==> job 5695 <==
==> flow/design.v <==
`timescale 1ns / 1ps
module awstm(
        pps,
        tevt,
        evt,
        rst_n,
        clk
    );
    input pps;
    input [31:0] tevt;
    output [31:0] evt;
    input rst_n;
    input clk;
    reg r_pps, r_awspps;
    reg [26:0] r_tcyc;       
    reg [26:0] r_td;         
    reg [30:0] r_awstm;      
    reg [30:0] r_tmev_next;  
    reg [31:0] r_set_tmev;  
    reg [10:0] r_tcor;       
    reg [10:0] r_tcor_max;   
    reg r_pps_lock;          
    wire evt_pps;            
    parameter [26:0] p_cyc_per_sec  = 27'd9_999;   
    parameter [26:0] p_pps_to       = 27'd14_999;  
    parameter [30:0] p_awstm_max    = 31'd99_999;   
    assign evt = r_set_tmev;
    assign evt_pps = pps & ~r_pps;
    wire [26:0] td_abs;
    wire [25:0] tmp1_td_abs;
    wire [25:0] tmp2_td_abs;
    wire [10:0] tmp_tcor_max;
    assign td_abs = (r_td[26] ? (~r_td + 17'd1): r_td);
    genvar i;
    assign tmp1_td_abs[25] = td_abs[25];  
    generate 
        for(i = 24; i >= 0; i=i-1) begin :g_tmp1_td_abs
            assign tmp1_td_abs[i] = td_abs[i+1] | td_abs[i];  
        end 
    endgenerate
    assign tmp2_td_abs[25] = tmp1_td_abs[25];
    generate
        for(i = 24; i >= 0; i=i-1) begin: g_tmp2_td_abs
            assign tmp2_td_abs[i] = tmp1_td_abs[i+1] ^ tmp1_td_abs[i];
        end
    endgenerate
    assign tmp_tcor_max[2:0] = 3'b000;
    generate 
        for(i = 0; i < 7; i=i+1) begin: g_tmp_tcor_max
            assign tmp_tcor_max[i+3] = tmp2_td_abs[25-i]; 
        end
    endgenerate
    assign tmp_tcor_max[10] = (tmp1_td_abs[20] & !tmp2_td_abs[20] ? 1'b0 : 1'b1); 
    always @(posedge clk or negedge rst_n) begin
        if(rst_n == 1'b0) begin
            r_pps <= 1'b0;
            r_awspps <= 1'b0;
            r_pps_lock <= 1'b0;
            r_tcyc <= 27'd0;
            r_td <= 27'd0;
            r_tcor <= 11'd0;
            r_tcor_max <= 11'd1024;
            r_awstm <= 31'd0;
            r_tmev_next <= 31'd0;
            r_set_tmev <= 32'd0;
        end else begin
            r_pps <= pps;
            r_tcyc <= r_tcyc + 1;
            r_tcor_max <= tmp_tcor_max;
            if(r_tcor >= r_tcor_max) begin
                r_tcor <= 10'd0;
            end else begin
                r_tcor <= r_tcor + 1;
            end
            if(r_tcyc == p_cyc_per_sec) begin
                r_awspps <= 1'b1;
            end else begin
                r_awspps <= 1'b0;
            end
            if(evt_pps) begin
                r_pps_lock <= 1'b1;
                r_tcyc <= 27'd0;
                r_td <= r_td + p_cyc_per_sec + ~r_tcyc + 27'd1;
            end else begin
                if(r_tcyc == p_pps_to) begin  
                    r_pps_lock <= 1'b0;
                    r_tcyc <= (p_pps_to - p_cyc_per_sec);     
                end                
            end
            if(r_awstm >= p_awstm_max) begin
                r_awstm <= 31'd0;
            end else begin
                if(r_tcor == r_tcor_max) begin
                    if(r_td[26]) begin  
                        r_awstm <= r_awstm;
                        r_td <= r_td + 27'd1;
                    end else begin  
                        r_awstm <= r_awstm + 31'd2;
                        r_td <= r_td - 27'd1;
                    end
                end else begin
                    r_awstm <= r_awstm + 31'd1;
                end
            end
            if(r_tmev_next == r_awstm || (r_tmev_next + 31'd1) == r_awstm) begin
                r_set_tmev <= {r_pps_lock, r_awstm};
                r_tmev_next <= r_tmev_next + tevt;
            end
            if(r_tmev_next > p_awstm_max) begin
                r_tmev_next <= r_tmev_next + ~p_awstm_max + 31'd1;
            end             
        end
    end
endmodule
==> flow/run.sh <==
#!/bin/bash
# the make line also repeats each setting of config.mk as NAME=value (left out here)
make -C /OpenROAD-flow-scripts/flow DESIGN_CONFIG=/design/flow/config.mk WORK_HOME=/design/flow/orfs CLKGATE_MAP_FILE= finish
==> flow/config.mk <==
export PLATFORM = sky130hd
export DESIGN_NAME = awstm
export DESIGN_NICKNAME = awstm
export VERILOG_FILES = /design/flow/design.v
export SDC_FILE = /design/flow/constraint.sdc
export NUM_CORES = 4
export LEC_CHECK = 0
export ABC_AREA = 1
export CAP_MARGIN = 20
export CORE_MARGIN = 2
export CORE_UTILIZATION = 72
export CTS_CLUSTER_DIAMETER = 30
export CTS_CLUSTER_SIZE = 16
export PLACE_DENSITY = 0.73
export SETUP_SLACK_MARGIN = 0.77
export SLEW_MARGIN = 20
==> flow/constraint.sdc <==
create_clock -name core_clock -period 2.86 [get_ports {clk}]
set_input_delay 0.5720 -clock core_clock [delete_from_list [all_inputs] [get_ports {clk}]]
set_output_delay 0.5720 -clock core_clock [all_outputs]
set_load 0.01 [all_outputs]
==> job 1550 (differences from job 5695) <==
Settings changed: CORE_ASPECT_RATIO set to 1.06, CORE_UTILIZATION 72 to 28, CTS_CLUSTER_DIAMETER 30 to 399, CTS_CLUSTER_SIZE 16 to 98, PLACE_DENSITY 0.73 to not set, PLACE_DENSITY_LB_ADDON set to 0.29, SETUP_SLACK_MARGIN 0.77 to not set, TNS_END_PERCENT set to 20.
==> flow/constraint.sdc (replaced) <==
create_clock -name core_clock -period 6.0 [get_ports {clk}]
set_input_delay 1.2000 -clock core_clock [delete_from_list [all_inputs] [get_ports {clk}]]
set_output_delay 1.2000 -clock core_clock [all_outputs]
set_load 0.01 [all_outputs]
==> job 3846 (differences from job 5695) <==
Settings changed: CTS_CLUSTER_DIAMETER 30 to not set, CTS_CLUSTER_SIZE 16 to 11, PLACE_DENSITY 0.73 to 0.37, SETUP_SLACK_MARGIN 0.77 to not set, TNS_END_PERCENT set to 5.
==> flow/constraint.sdc (replaced) <==
create_clock -name core_clock -period 2.62 [get_ports {clk}]
set_input_delay 0.5240 -clock core_clock [delete_from_list [all_inputs] [get_ports {clk}]]
set_output_delay 0.5240 -clock core_clock [all_outputs]
set_load 0.01 [all_outputs]
==> run notes <==
The flow run is done. Placed instance area landed at 16800 µm². Per the placement report, the placed cell count is 3122. In this run the core area contains 88 standard-cell rows. Width of the chip landed at 232 µm.

The report lists the number of cells resized after CTS as 0. The die covers 57000 µm². After floorplanning, the core was sized to cover 54500 µm². The run finished with no timing, DRC or antenna violations. Post-CTS setup buffer count landed at 0. The global route stage reports its total congestion overflow as 0.

Floorplan die height landed at 246 µm. Met1 track utilization from global routing landed at 21.0%. The share of the core area taken by cells at floorplan is 28.3%.

OpenSTA, run right after detailed placement, puts the worst setup slack at 1.71 ns.
Source of the figures above: job 1550

==> run notes <==
The flow run is done. met1 track demand over resource after global routing is 46.5%. Measured along the y axis, the die boundary spans 150 µm. In this run the layout check failures are negative setup slack.

Post-route worst setup slack landed at -0.0223 ns. After floorplanning, the die was sized to cover 22600 µm². For this configuration, the core starts out at a cell density of 73.4%. The floorplan has 53 rows.

The region available for standard cell placement spans 21000 µm². Per the placement report, the placed cell count is 2786. The routed design uses 3870 µm of met3 wire. Per the synthesis report, the single largest cell type by area occupies 27.2% of cell area. Width of the chip landed at 150 µm.

Setup total negative slack landed at -0.0223 ns. The run finished, with violations left. The final timing report counts setup violations totalling 1.

The initial antenna violation count was 0.
Source of the figures above: job 3846

==> run notes <==
Implementation results. The share of the core area taken by cells at floorplan is 73.4%. Area of the core landed at 21000 µm². The flow did not finish. Placed instance area landed at 16800 µm².

Width of the chip landed at 150 µm. Per the post-place timing report, worst setup slack is -0.0766 ns. Post-CTS setup buffer count landed at 134.

The global route stage reports its total congestion overflow as 104. Cell count after placement landed at 2707. According to the logs, the last stage reached was 5_1_grt. The overall die size recorded for this design is 22600 µm². The first error in the log reads "[ERROR GRT-0116] Global routing finished with congestion. Check the congestion regions in the DRC Viewer". Total of cells resized after clock tree synthesis landed at 382. Met1 track utilization from global routing landed at 74.5%. Floorplan die height landed at 150 µm.
Source of the figures above: job 5695

